## job 101
==> flow/design.v <==
module converter_ascii_number (
	input [7:0] ascii_in,
	output[7:0] number_out);
	assign number_out = ascii_in;
endmodule
module operator_converter (
	input [7:0] in,
	output [7:0] out
);
localparam ADD = 0,
			SUB = 1,
			MULT = 2,
			DIV = 3;
assign out = (in == 8'd20) ? ADD : (in == 8'd21) ? SUB : (in == 8'd22) ? MULT : DIV;
endmodule
module convert_to_number
(
	input [7:0] num0,
	input [7:0] num1,
	input [7:0] num2,
	input [1:0] mode,
	output reg [7:0] out
);
always @(*) begin
	if (mode == 2'd0) begin
		out = num0;
	end
	else if (mode == 2'd1) begin
		out = num0*10 + num1;
	end
	else begin
		out = num0*100 + num1*10 + num2;
	end
end
endmodule
module divider (
	input clk,
	output rfd,
	input [7:0] dividend,
	input [7:0] divisor,
	output [7:0] quotient,
	output [7:0] fractional
);
	assign rfd = 1'b1;
	assign quotient = (divisor == 8'd0) ? 8'hFF : dividend / divisor;
	assign fractional = (divisor == 8'd0) ? dividend : dividend % divisor;
endmodule
module stack #(parameter size = 100)(
	input rst,
	input clk,
	input [7:0] data_in,
	input push_en,
	input pop_en,
	output [7:0] data_out,
	output is_empty	
);
	reg [7: 0] mem[size-1:0];
	reg[7:0] sp;
	always @(posedge clk) begin : proc_push
		if (rst)
			sp <= 0;
		else begin
			if (push_en) begin
				mem[sp] <= data_in;
				sp <= sp + 1;
			end
			if (pop_en) begin
					sp <= sp - 1'd1;
			end
		end
	end
	assign is_empty = (sp == 0);
	assign data_out = is_empty ? 8'd0 : mem[sp-1];
endmodule
module datapath (
	input clk,
	input rst,
	input num0_en,
	input num1_en,
	input num2_en,
	input index_cnt,
	input sel,
	input [1:0] mode,
	input operand_push,
	input operand_pop,
	input operator_push,
	input operator_pop,
	input num_clr,
	input result_en,
	input op1_en,
	input op2_en,
	input operator_en,
	output is_operand,
	output is_operator,
	output is_lt,
	output is_empty,
	output is_hash,
	output [7:0] data_out,
	output [7:0] rm,
	output rfd,
	output is_div,
	output op_is_empty,
	input [7:0] rom_data_in,
	output [6:0] rom_addr
);
localparam ADD = 0,
			SUB = 1,
			MULT = 2,
			DIV = 3;
wire [7:0] rom_data;
wire [7:0] converted_operator;
wire [7:0] converted_asci;
wire [7:0] convereted_decimal;
wire [7:0] top_operator;
wire [7:0] top_operand;
wire [7:0] operand_data_in;
wire [7:0] operator_data_in;
wire [7:0] divider_out, fractional;
wire operand_empty;
reg [7:0] num0, num1, num2;
reg [6:0] rom_index;
reg [7:0] result;
reg [7:0] op1, op2;
reg [7:0] operator;
assign rm = op2;
assign op_is_empty = is_empty;
assign rom_data = rom_data_in;
assign rom_addr = rom_index;
converter_ascii_number ascii_converter(rom_data, converted_asci);
convert_to_number decimal_converter(num0, num1, num2, mode, convereted_decimal);
operator_converter operator_converter(rom_data, converted_operator);
stack operands(.rst(rst), .clk(clk), .data_in(operand_data_in), .push_en(operand_push), .pop_en(operand_pop), .data_out(top_operand), .is_empty(operand_empty));
stack operators(.rst(rst), .clk(clk), .data_in(converted_operator), .push_en(operator_push), .pop_en(operator_pop), .data_out(top_operator), .is_empty(is_empty));
divider divider (
	.clk(clk),  
	.rfd(rfd),  
	.dividend(op1),  
	.divisor(op2),  
	.quotient(divider_out),  
	.fractional(fractional)
);  
assign is_div = top_operator == DIV;
assign data_out = top_operand;
assign operand_data_in = sel ? result : convereted_decimal;
assign is_operand = (rom_data >= 0 && rom_data < 10) ? 1 : 0;
assign is_operator = (rom_data >= 20 && rom_data <= 30) ? 1 : 0;
assign is_hash = rom_data == 8'd10;
assign is_lt = is_empty? 0: (converted_operator==ADD && (top_operator==SUB || top_operator==MULT || top_operator==DIV))
 		|| (converted_operator==SUB && (top_operator==MULT || top_operator==DIV)) 
		|| (converted_operator==DIV && (top_operator==MULT || top_operator==DIV));
always @(posedge clk) begin
	if (rst || num_clr) begin
		num0 <= 0;
		num1 <= 0;
		num2 <= 0;
	end
	else if (num0_en)
		num0 <= rom_data;
	else if (num1_en)
		num1 <= rom_data;
	else if (num2_en)
		num2 <= rom_data;
end
always @(posedge clk) begin
	if (rst) begin
		op1 <= 0;
		op2 <= 0;
	end
	else if (op1_en)
		op1 <= top_operand;
	else if (op2_en)
		op2 <= top_operand; 
end
always @(posedge clk) begin
	if (rst)
		operator <= 0;
	else if (operator_en)
		operator <= top_operator;
end
always @(posedge clk) begin
	if (rst)
		rom_index <= 0;
	else if (index_cnt)
		rom_index <= rom_index + 1;
end
always @(*) begin
	result = 0;
	begin
		if (operator == ADD) result = op1 + op2;
		else if (operator == SUB) result = op1 - op2;
		else if (operator == MULT) result = op1 * op2;
		else if (operator == DIV) result = divider_out;
	end
end
endmodule
module controller(
	input clk,
	input rst,
	input start,
	input is_operand,
	input is_operator,
	input is_lt,
	input is_empty,
	input is_hash,
	input is_div,
	input op_is_empty,
	output reg num0_en,
	output reg num1_en,
	output reg num2_en,
	output reg index_cnt,
	output reg sel,
	output reg operand_push,
	output reg operator_push,
	output reg operand_pop,
	output reg operator_pop,
	output reg num_clr,
	output reg result_en,
	output reg op1_en,
	output reg op2_en,
	output reg operator_en,
	output [1:0] mode,
	output reg done,
	output reg [4:0] ps
);
reg [4:0] ns, div_count;
reg [1:0] count;
assign mode = count-1;
always @(*) begin
	ns = 5'd0;
	case (ps)
		5'd0: if(start) ns = 1;
			else ns = 0;
		5'd1: if(is_operand) ns = 2;
			  else if(is_hash) ns = 9;
		5'd3: if(is_operator && is_lt==0) ns = 8;
				else if(is_operator && is_lt) ns = 17;
				else if (is_operand) ns=2;
			  else if(is_hash) ns = 9;
		5'd8: ns = 1;
		5'd10: if(op_is_empty) ns = 16;
				else ns = 11;
		5'd14: if(is_div &&  div_count<15 ) ns = 5'd14;
				else ns = 5'd15;
		5'd15: if(op_is_empty) ns = 16;
				else ns = 10;
		5'd16: ns = 16;
		5'd22: if(div_count<15 && is_div) ns = 5'd22;
				else ns = 5'd23;
		5'd24: ns = 1;
		default: ns = ps + 1;
	endcase
end
always @(posedge clk) begin
	if (rst) begin
		ps <= 5'd0;
		div_count <= 0;
	end
	else begin
		ps <= ns;
		if (ps==10)
			div_count <= 0;
		if (is_div && ps>10)
			div_count <= div_count + 1;
		if (ps==2)
			count <= count + 1;
		if (ps==1) begin
			count <= 0;
		end
	end
end
always @(*) begin
	num0_en = 0;
	num1_en = 0;
	num2_en = 0;
	index_cnt = 0;
	sel = 0;
	operand_push = 0;
	operator_push = 0;
	operand_pop = 0;
	operator_pop = 0;
	num_clr = 0;
	result_en = 0;
	op1_en = 0;
	op2_en = 0;
	operator_en = 0;
	done = 0;
	case (ps)
		5'd1:begin
			num_clr = 1;
		end
		5'd2: begin
			if (count==0)
				num0_en = 1;
			else if(count==1)
				num1_en = 1;
			else if (count==2)
				num2_en = 1;
			index_cnt = 1;
		end
		5'd8: begin
			operand_push = 1;
			operator_push = 1;
			index_cnt = 1;
		end
		5'd9: begin
			operand_push = 1;
		end
		5'd10: begin
			op2_en = 1;
			operator_en = 1;
		end
		5'd11: begin
			operand_pop = 1;
		end
		5'd12: begin
			op1_en = 1;
		end
		5'd13: begin
			operand_pop = 1;
		end
		5'd15: begin
			result_en = 1;
			operator_pop = 1;
			sel = 1;
			operand_push = 1;
		end
		5'd16: begin
			done = 1;
		end
		5'd17: begin
			operand_push = 1;
		end
		5'd18: begin
			op2_en = 1;
			operator_en = 1;
		end
		5'd19: begin
			operand_pop = 1;
		end
		5'd20: begin
			op1_en = 1;
		end
		5'd21: begin
			operand_pop = 1;
		end
		5'd23: begin
			operator_pop = 1;
			result_en = 1;
		end
		5'd24: begin
			sel = 1;
			operand_push = 1;
			operator_push = 1;
			index_cnt = 1;
		end
		default:
			sel = 0;
	endcase
end
endmodule
module calculator
(	
	input clk, 
	input rst,
	input start,
	input [7:0] rom_data,
	output [6:0] rom_addr,
	output done,
	output [7:0] result
);
wire is_operand, is_operator, is_lt, is_empty, is_hash,
	num0_en, num1_en, num2_en, index_cnt, sel, operand_push, operator_push,
	operand_pop, operator_pop, num_clr, result_en, op1_en, op2_en, operator_en, rfd, is_div, op_is_empty;
wire [1:0] mode;
wire [7:0] data_out, inx;
wire [4:0] ps;
controller ctrl(clk, rst, start, is_operand, is_operator, is_lt, is_empty, is_hash, is_div, op_is_empty,
				num0_en, num1_en, num2_en, index_cnt, sel, operand_push, operator_push,
				operand_pop, operator_pop, num_clr, result_en, op1_en, op2_en,
				operator_en, mode, done, ps);
datapath dp(clk, rst, num0_en, num1_en, num2_en, index_cnt, sel, mode, operand_push,
			operand_pop, operator_push, operator_pop, num_clr, result_en, op1_en,
			op2_en, operator_en, is_operand, is_operator, is_lt, is_empty, is_hash, data_out, inx, rfd, is_div, op_is_empty,
			rom_data, rom_addr);
assign result = data_out;
endmodule
make LEC_CHECK=0 CAP_MARGIN=5 CELL_PAD_IN_SITES_GLOBAL_PLACEMENT=2 CORE_MARGIN=2 CORE_UTILIZATION=22 PLACE_DENSITY_LB_ADDON=0.15 SETUP_SLACK_MARGIN=2.41 SLEW_MARGIN=20 finish   # period 9.8 ns
run.sh (not shown) runs the stock make flow with config.mk's settings and CLKGATE_MAP_FILE=.
To summarise job 101: no stage aborted, but the layout did not pass its checks, failing on negative setup slack.
Edits applied to the flow inputs when going from job 101 to job 102:
# job 101
export LEC_CHECK = 0
export CAP_MARGIN = 5
export CELL_PAD_IN_SITES_GLOBAL_PLACEMENT = 2
export CORE_MARGIN = 2
export CORE_UTILIZATION = 22
export PLACE_DENSITY_LB_ADDON = 0.15
export SETUP_SLACK_MARGIN = 2.41
export SLEW_MARGIN = 20
create_clock -name core_clock -period 9.8 [get_ports {clk}]
# job 102
export LEC_CHECK = 0
export CAP_MARGIN = 20
export CORE_MARGIN = 2
export CORE_UTILIZATION = 40
export SETUP_SLACK_MARGIN = -0.42
export SLEW_MARGIN = 20
create_clock -name core_clock -period 11.7 [get_ports {clk}]
[summary]
- Job 102 reached the final stage; the timing, design-rule and antenna checks on its layout passed.
- To summarise job 101: no stage aborted, but the layout did not pass its checks, failing on negative setup slack.
- | clock share of power | job 102 vs job 101 | 2.9 points lower |
- Summary — setup slack, job 102 relative to job 101: higher, by 1.56 ns.
- Die area (job 102 vs. job 101) decreases by more than a quarter
- First-pass GRT wire length (job 101 / job 102): 1.2
- On final hold slack, job 101 and job 102 are basically level.
Setup changes, job 102 to job 103
# job 102
export LEC_CHECK = 0
export CAP_MARGIN = 20
export CORE_MARGIN = 2
export CORE_UTILIZATION = 40
export SETUP_SLACK_MARGIN = -0.42
export SLEW_MARGIN = 20
create_clock -name core_clock -period 11.7 [get_ports {clk}]
# job 103
export LEC_CHECK = 0
export CAP_MARGIN = 20
export CORE_MARGIN = 2
export CORE_UTILIZATION = 70
export CTS_CLUSTER_SIZE = 40
export PLACE_DENSITY_LB_ADDON = 0.0
export SETUP_SLACK_MARGIN = 1.54
export SLEW_MARGIN = 20
create_clock -name core_clock -period 9.7 [get_ports {clk}]
Findings:
- Although it ran to completion, job 103 produced a layout that fails the final checks because of negative setup slack.
- Job 102 finished every step from synthesis to the final layout, and the layout passed the timing, design-rule and antenna checks.
- Job 103 ends up with higher met1 track utilization from global routing than job 102 does.
- Diff job 102 -> job 103: final design area excluding fillers went up by 1.2%; power consumption went up by about 24%; time the final worst path needs with I/O delays and setup went down by 0.45 ns; final net count went up by 131; worst setup slack went down by 1.55 ns.
- In the route summary, job 103 ends up with a via count exceeding that of job 102.
- Per the comparison of job 103 with job 102, global-route usage went up 19 points; wire length went up 25%; initial core utilization went up 30 points; port buffer count held.
- Of the two values seen for worst setup path startpoint, dp.op2[7]$_SDFFE_PP0P_ was produced by job 102 and dp.op2[6]$_SDFFE_PP0P_ by job 103.
No activity file was given, so power comes from the tool's default toggle rates.
